## job 9087
Design top, start of the top module:
module top(
    input logic         clk,
    input logic         SW,          
    input logic [63:0]  pattern,     
    output logic        _48b         
);
For scale: about 210 flip-flops, about 67 I/O pins.
clock: 6.8 ns
lec_check: 0
abc_area: 1
cap_margin: 10
cell_pad_in_sites_detail_placement: 1
core_aspect_ratio: 1.12
core_margin: 9
core_utilization: 51
cts_cluster_size: 34
gpl_timing_driven: 0
min_routing_layer: met2
place_density: 0.72
setup_slack_margin: 1.57
slew_margin: 20
tns_end_percent: 25
run.sh (not shown) runs the stock make flow with config.mk's settings and CLKGATE_MAP_FILE=.
No final results exist for job 9087, since it was stopped by error GRT-0116 during global routing (5_1_grt).
Inputs modified between job 9087 and job 3895:
- removing ABC_AREA (formerly 1)
- changing CORE_UTILIZATION from 51 to 71
- removing CELL_PAD_IN_SITES_DETAIL_PLACEMENT (formerly 1)
- removing TNS_END_PERCENT (formerly 25)
- removing CORE_ASPECT_RATIO (formerly 1.12)
- removing SETUP_SLACK_MARGIN (formerly 1.57)
- changing CAP_MARGIN from 10 to 20
- removing MIN_ROUTING_LAYER (formerly met2)
- removing PLACE_DENSITY (formerly 0.72)
- removing GPL_TIMING_DRIVEN (formerly 0)
- changing CORE_MARGIN from 9 to 2
- changing CTS_CLUSTER_SIZE from 34 to 54
- changing the clock period (ns, I/O delays scaled along) from 6.8 to 7.82
==> results <==
Having completed the whole flow, job 3895 delivered a layout that passed the timing, DRC and antenna checks.
Job 3895 vs job 9087 — Yosys chip area climbed slightly
Note that the number of nets at floorplan recorded for job 3895 amounts to 0.71 times the value seen in job 9087.
Between job 3895 and job 9087, the number of buffers inserted during clock tree synthesis is lower for job 9087.
Looking at share of the synthesized netlist area taken by xor and xnor gates, job 3895 sits 18 points higher than job 9087 does.
Number of cells in the yosys synthesis report: job 3895 and job 9087 compared, lower one is job 3895
Compare job 3895 and job 9087 | gate count of the mapped netlist higher: job 9087
In job 3895, the area of the die came out 34% below the value in job 9087.
The following lists how job 4064 was set up differently from job 3895:
- setting SETUP_SLACK_MARGIN to -0.32 for the first time
- changing CTS_CLUSTER_SIZE from 54 to 15
- setting ABC_AREA to 1 for the first time
- changing CORE_UTILIZATION from 71 to 70
- changing the clock period (ns, I/O delays scaled along) from 7.82 to 5.36
Findings:
Post-DP HPWL, job 4064 vs job 3895: down slightly
Synthesized netlist net count: job 4064 vs job 3895 up 2357
Of the two candidates, job 3895 has the worse maximum clock rate and job 4064 the better one.
Measured against each other, job 4064 and job 3895 differ in share of final layout cell area taken by non-clock buffers, the lower figure coming from job 3895.
From job 3895 to job 4064 the numbers moved as follows: cell area after placement up 140 um2; yosys stat chip area down about 0.4%; share of the clock period used by the worst path after layout up 14 points.
Between job 4064 and job 3895, the proportion of cell area occupied by registers figures differ only marginally.
The last element of the critical path comes out u3.grid[45]$_DFFE_PP_ in one run and u3.grid[5]$_DFFE_PP_ in the other, namely in job 4064 and job 3895 respectively.

========
top again, from the RTL that the note above started with.
clock: 7.82 ns
lec_check: 0
cap_margin: 20
core_margin: 2
core_utilization: 71
cts_cluster_size: 54
place_density: 0.78
setup_slack_margin: -0.54
slew_margin: 20
The starting point completed with no timing, DRC or antenna violations.
Edit:
--- a/flow/config.mk
+++ b/flow/config.mk
@@ -9,6 +9,6 @@
 export CORE_MARGIN = 2
-export CORE_UTILIZATION = 71
-export CTS_CLUSTER_SIZE = 54
-export PLACE_DENSITY = 0.78
-export SETUP_SLACK_MARGIN = -0.54
+export CORE_UTILIZATION = 40
+export GPL_ROUTABILITY_DRIVEN = 0
+export GPL_TIMING_DRIVEN = 0
+export HOLD_SLACK_MARGIN = 0.26
 export SLEW_MARGIN = 20
==> flow/constraint.sdc (replaced) <==
create_clock -name core_clock -period 10.0 [get_ports {clk}]
set_input_delay 2.0000 -clock core_clock [delete_from_list [all_inputs] [get_ports {clk}]]
set_output_delay 2.0000 -clock core_clock [all_outputs]
set_load 0.01 [all_outputs]
=> Cell area came out higher by a few percent. Worst setup slack is better by 0.58 ns. Routed wire length climbs by well over a third. Fmax went down by about a fifth. Utilization fell by 31 points. Critical path depth climbs by 6.
Edit:
--- a/flow/config.mk
+++ b/flow/config.mk
@@ -9,6 +9,4 @@
 export CORE_MARGIN = 2
-export CORE_UTILIZATION = 40
-export GPL_ROUTABILITY_DRIVEN = 0
-export GPL_TIMING_DRIVEN = 0
-export HOLD_SLACK_MARGIN = 0.26
+export CORE_UTILIZATION = 68
+export SETUP_SLACK_MARGIN = -0.3
 export SLEW_MARGIN = 20
==> flow/constraint.sdc (replaced) <==
create_clock -name core_clock -period 4.42 [get_ports {clk}]
set_input_delay 0.8840 -clock core_clock [delete_from_list [all_inputs] [get_ports {clk}]]
set_output_delay 0.8840 -clock core_clock [all_outputs]
set_load 0.01 [all_outputs]
With this change the flow completed and failed the layout checks on max-capacitance violations, max-slew violations, negative setup slack.
Maximum frequency increases by 43%.
Edit:
--- a/flow/config.mk
+++ b/flow/config.mk
@@ -9,4 +9,5 @@
 export CORE_MARGIN = 2
-export CORE_UTILIZATION = 68
-export SETUP_SLACK_MARGIN = -0.3
+export CORE_UTILIZATION = 72
+export PLACE_DENSITY = 0.66
+export SETUP_SLACK_MARGIN = -0.26
 export SLEW_MARGIN = 20
==> flow/constraint.sdc (replaced) <==
create_clock -name core_clock -period 4.83 [get_ports {clk}]
set_input_delay 0.9660 -clock core_clock [delete_from_list [all_inputs] [get_ports {clk}]]
set_output_delay 0.9660 -clock core_clock [all_outputs]
set_load 0.01 [all_outputs]
Effect: Now the flow completed, yet does not pass: negative setup slack; critical path depth goes up by 2; non-clock buffer count falls by 615; cell area went down by about a fifth; via count drops by about a fifth; die area falls by a few percent.
